## build 37
==> flow/design.v (excerpt) <==
module ddr2_test
	(
	input  wire          clk,
	input  wire          reset,
	input  wire          writes_en,
	input  wire          reads_en,
	input  wire          calib_done, 
	output reg           ib_re,
	input  wire [31:0]   ib_data,
	input  wire [7:0]    ib_count,  
	input  wire          ib_valid,
	input  wire          ib_empty,
	output reg           ob_we,
	output reg  [31:0]   ob_data,
	input  wire [9:0]    ob_count,
	output reg           p0_rd_en_o, 
	input  wire          p0_rd_empty,
	input  wire [31:0]   p0_rd_data,
	input  wire          p0_cmd_full,
	output reg           p0_cmd_en,
	output reg  [2:0]    p0_cmd_instr,
	output reg  [29:0]   p0_cmd_byte_addr,
	output wire [5:0]    p0_cmd_bl_o, 
	input  wire          p0_wr_full,
	output reg           p0_wr_en,
	output reg  [31:0]   p0_wr_data,
	output wire [3:0]    p0_wr_mask,
	output reg [26:0]		MEMORY_COUNT  
	);
Size in the first run: about 1100 cells after synthesis, about 200 flip-flops, about 0.0087 sq mm of cells after synthesis.
==> flow/config.mk <==
export PLATFORM = sky130hd
export DESIGN_NAME = ddr2_test
export DESIGN_NICKNAME = ddr2_test
export VERILOG_FILES = /design/flow/design.v
export SDC_FILE = /design/flow/constraint.sdc
export NUM_CORES = 4
export LEC_CHECK = 0
export ABC_AREA = 1
export CAP_MARGIN = 35
export CORE_ASPECT_RATIO = 1.9
export CORE_MARGIN = 2
export CORE_UTILIZATION = 72
export CTS_CLUSTER_DIAMETER = 315
export CTS_CLUSTER_SIZE = 35
export GPL_TIMING_DRIVEN = 1
export HOLD_SLACK_MARGIN = -0.06
export SETUP_SLACK_MARGIN = 0.43
export SLEW_MARGIN = 20
export TNS_END_PERCENT = 80
==> flow/constraint.sdc <==
create_clock -name core_clock -period 1.9 [get_ports {clk}]
set_input_delay 0.3800 -clock core_clock [delete_from_list [all_inputs] [get_ports {clk}]]
set_output_delay 0.3800 -clock core_clock [all_outputs]
set_load 0.01 [all_outputs]
run.sh (not shown) runs the stock make flow with config.mk's settings and CLKGATE_MAP_FILE=.
4_1_cts: build 37 exited with error
--- input diff build 37..build 55 ---
- CTS_CLUSTER_DIAMETER changed from 315 to 273
- CELL_PAD_IN_SITES_DETAIL_PLACEMENT newly set to 2
- CORE_MARGIN changed from 2 to 9
- MAX_ROUTING_LAYER newly set to met4
- CORE_UTILIZATION changed from 72 to 53
- the clock period (ns, I/O delays scaled along) changed from 1.9 to 4.09
### Flow results
Stage in which a tool error killed build 55: 3_5_place_dp.
Build 37 -> build 55: cell count listed in synth_stat.txt delta 0, exact match
Synthesized instance count came out exactly the same in build 37 and build 55.
As far as area share of xor/xnor cells in the synthesized design goes, build 37 and build 55 are indistinguishable; the numbers are identical.
In build 55 relative to build 37, height of the die had gone up by more than a quarter.
Build 37 -> build 55: number of buffers inserted by port buffering delta 0, exact match
In the tables for build 37 and build 55, number of placement rows reads higher with build 55.
Relative to build 37, the total die size measured on build 55 has increased by more than half.
The following lists how build 19 was set up differently from build 55:
- removing ABC_AREA (formerly 1)
- removing CELL_PAD_IN_SITES_DETAIL_PLACEMENT (formerly 2)
- removing CTS_CLUSTER_DIAMETER (formerly 273)
- removing TNS_END_PERCENT (formerly 80)
- changing CORE_MARGIN from 9 to 2
- removing HOLD_SLACK_MARGIN (formerly -0.06)
- removing GPL_TIMING_DRIVEN (formerly 1)
- removing SETUP_SLACK_MARGIN (formerly 0.43)
- removing CORE_ASPECT_RATIO (formerly 1.9)
- changing CORE_UTILIZATION from 53 to 40
- changing CAP_MARGIN from 35 to 30
- removing CTS_CLUSTER_SIZE (formerly 35)
- removing MAX_ROUTING_LAYER (formerly met4)
- changing the clock period (ns, I/O delays scaled along) from 4.09 to 3.4
### Flow results
The final layout from build 19, which completed every stage, passed the timing, DRC and antenna checks at the end of the flow. Looking at post-synthesis average cell area, build 19 sits 22% above build 55. Cmp build 19 vs build 55: post-synth design cell area lower in build 19. Compared with build 55, build 19 shows a basic-gate share of the synthesized area counting and, or, nand and nor cells that is 6.8 points lower. When build 19 is set beside build 55, its fraction of the mapped netlist area in compound gates turns out to be 1.8 points smaller. [build 19] initial standard-cell utilization of the core fell 13 points relative to build 55. As far as synthesized flop and latch total goes, build 55 and build 19 are indistinguishable; the numbers are identical. Die size deteriorates in build 19 relative to build 55. Reported for build 55 and build 19, post-synth tally of flip-flops with integrated enable turned out identical to the last digit. Build 55 → build 19: count of instantiated cells in the yosys netlist lower, die width shows an increase of 33%, synthesis area per yosys dropped 4.9%.
[inputs] build 51 vs build 19
- setting SETUP_SLACK_MARGIN to 0.25 for the first time
- changing CAP_MARGIN from 30 to 20
- changing the clock period (ns, I/O delays scaled along) from 3.4 to 1.35
## What came out
Build 51 finished all stages; layout check result: FAIL, due to setup timing. Delta (build 51 minus build 19): first-pass GRT wire length up 28%, total track usage now sits higher. Build 51 — via count of the routed design 1432 higher, build 19 as reference. Changes observed in build 51 relative to build 19: number of cells on the critical path up 6; half-perimeter wire length after detailed placement now sits higher. Met1 routed wirelength after detailed routing: build 51 > build 19.
### build 51 -> build 87
- SETUP_SLACK_MARGIN now 0.36, was 0.25
## What came out
Build 87 had finished all stages when the layout checks came back failing, citing setup timing. Path length in cells of the critical path for build 87 is lower than for build 51. Delta (build 87 minus build 51): total non-filler cell area in the finished layout picked up an extra 0.67%; maximum clock frequency went down by 3.6%; number of filler instances in the final layout shrank by about 3%; register area held steady; leakage power picked up an extra 0.000023 uW. Compared to build 51, build 87 has global-route usage 0.58 points higher. Comparing build 51 and build 87, the lower final setup slack of the worst path is on build 87. Comparing build 51 and build 87, the lower non-clock buffer instance count of the final layout is on build 87.
Input changes introduced in build 94 (baseline for comparison: build 87):
- setting PLACE_DENSITY to 0.6 for the first time
- removing SETUP_SLACK_MARGIN (formerly 0.36)
- changing the clock period (ns, I/O delays scaled along) from 1.35 to 2.43
### Flow results
Status for build 94 and build 87: clean finish in build 94 only. Delta (build 94 minus build 87): net switching power saw a decrease; core utilization shrank by 20 points. Build 94 vs build 87: final setup slack of the worst path up.

========
ddr2_test again, from the RTL that the note above started with.
export LEC_CHECK = 0
export ABC_AREA = 1
export CAP_MARGIN = 20
export CORE_MARGIN = 2
export CORE_UTILIZATION = 66
export PLACE_DENSITY = 0.6
export SETUP_SLACK_MARGIN = 0.54
export SLEW_MARGIN = 20
export TNS_END_PERCENT = 5
create_clock -name core_clock -period 2.44 [get_ports {clk}]
The baseline passed the timing, DRC and antenna checks.
Change:
--- a/flow/config.mk
+++ b/flow/config.mk
@@ -11 +11,2 @@
-export CORE_UTILIZATION = 66
+export CORE_UTILIZATION = 51
+export CTS_CLUSTER_SIZE = 99
@@ -13 +14 @@
-export SETUP_SLACK_MARGIN = 0.54
+export SETUP_SLACK_MARGIN = -0.08
@@ -15 +15,0 @@
-export TNS_END_PERCENT = 5
==> flow/constraint.sdc (replaced) <==
create_clock -name core_clock -period 1.07 [get_ports {clk}]
set_input_delay 0.2140 -clock core_clock [delete_from_list [all_inputs] [get_ports {clk}]]
set_output_delay 0.2140 -clock core_clock [all_outputs]
set_load 0.01 [all_outputs]
The changed run completed and failed the layout checks on setup timing.
Cell area is higher by 32%.
Setup slack gets worse by 1.4 ns.
Sequential share of layout area decreases by 8.5 points.
Synthesized area is unchanged.
Hold slack loses 0.27 ns.
Cell count came out higher by 22%.
Clock power goes up to 2.6 times its value.
Core utilization rises by 3.3 points.
Die area is higher by 28%.
Routed wire length climbs by 75%.
Change:
--- a/flow/config.mk
+++ b/flow/config.mk
@@ -8 +7,0 @@
-export ABC_AREA = 1
@@ -11,2 +10 @@
-export CORE_UTILIZATION = 51
-export CTS_CLUSTER_SIZE = 99
+export CORE_UTILIZATION = 58
@@ -14 +11,0 @@
-export SETUP_SLACK_MARGIN = -0.08
==> flow/constraint.sdc (replaced) <==
create_clock -name core_clock -period 1.35 [get_ports {clk}]
set_input_delay 0.2700 -clock core_clock [delete_from_list [all_inputs] [get_ports {clk}]]
set_output_delay 0.2700 -clock core_clock [all_outputs]
set_load 0.01 [all_outputs]
The changed run stopped in clock tree synthesis (4_1_cts) on DPL-0038.
Die area shrinks by about 16%.
Synthesized cell count shrinks by about 22%.
Synthesized area fell by about 5%.
Change:
--- a/flow/config.mk
+++ b/flow/config.mk
@@ -10 +10 @@
-export CORE_UTILIZATION = 58
+export CORE_UTILIZATION = 51
==> flow/constraint.sdc (replaced) <==
create_clock -name core_clock -period 2.43 [get_ports {clk}]
set_input_delay 0.4860 -clock core_clock [delete_from_list [all_inputs] [get_ports {clk}]]
set_output_delay 0.4860 -clock core_clock [all_outputs]
set_load 0.01 [all_outputs]
Outcome:
- This time the run finished with timing, DRC and antenna clean
- synthesized cell count stays the same
- area after synthesis is unchanged
- die size increases by 13%

========
ddr2_test again, from the RTL that the note above started with.
Settings: LEC_CHECK=0, CAP_MARGIN=20, CORE_ASPECT_RATIO=1.33, CORE_MARGIN=2, CORE_UTILIZATION=40, CTS_CLUSTER_DIAMETER=213, CTS_CLUSTER_SIZE=94, GPL_TIMING_DRIVEN=0, PLACE_DENSITY=0.35, SLEW_MARGIN=20, TNS_END_PERCENT=15; clock period 3.0 ns.
The baseline completed with no timing, DRC or antenna violations.
==> next run, changes <==
Settings changed: CORE_ASPECT_RATIO 1.33 to default, CTS_CLUSTER_DIAMETER 213 to 156, CTS_CLUSTER_SIZE 94 to default, GPL_ROUTABILITY_DRIVEN from default to 0, GPL_TIMING_DRIVEN 0 to default, PLACE_DENSITY 0.35 to default, PLACE_DENSITY_LB_ADDON from default to 0.14, SETUP_SLACK_MARGIN from default to -0.3, TNS_END_PERCENT 15 to default.
After rerunning: Total power went down by 1.3%. Count of clock-buffer cells in the layout rises by 1. Worst setup slack is better by 220 ps. Cell count shrinks by 2.5%. Register-to-register slack gains 220 ps. Fmax is higher by 9.8%.
==> next run, changes <==
Settings changed: CELL_PAD_IN_SITES_GLOBAL_PLACEMENT from default to 3, CORE_ASPECT_RATIO from default to 0.5, CORE_MARGIN 2 to 3, CTS_CLUSTER_DIAMETER 156 to 340, CTS_CLUSTER_SIZE from default to 71, GPL_ROUTABILITY_DRIVEN 0 to default, GPL_TIMING_DRIVEN from default to 0, PLACE_DENSITY from default to 0.35, PLACE_DENSITY_LB_ADDON 0.14 to default, SETUP_SLACK_MARGIN -0.3 to -0.22, TNS_END_PERCENT from default to 5.
=> With this change the flow ended with an error in global placement, error GPL-0301; area after synthesis is unchanged; die size grows by 3.2%; synthesized cell count stays the same.
==> next run, changes <==
Settings changed: CELL_PAD_IN_SITES_GLOBAL_PLACEMENT 3 to default, CORE_ASPECT_RATIO 0.5 to 1.33, CORE_MARGIN 3 to 2, CTS_CLUSTER_DIAMETER 340 to 213, CTS_CLUSTER_SIZE 71 to 94, GPL_TIMING_DRIVEN 0 to default, PLACE_DENSITY 0.35 to 0.6, SETUP_SLACK_MARGIN -0.22 to default, TNS_END_PERCENT 5 to 90.
After rerunning:
- This time the run finished with timing, DRC and antenna clean
- synthesized cell count does not change
- synthesized area is unchanged
- die area decreases by 3.1%
Power figures rest on the tool's default switching activity, not on a simulated workload.
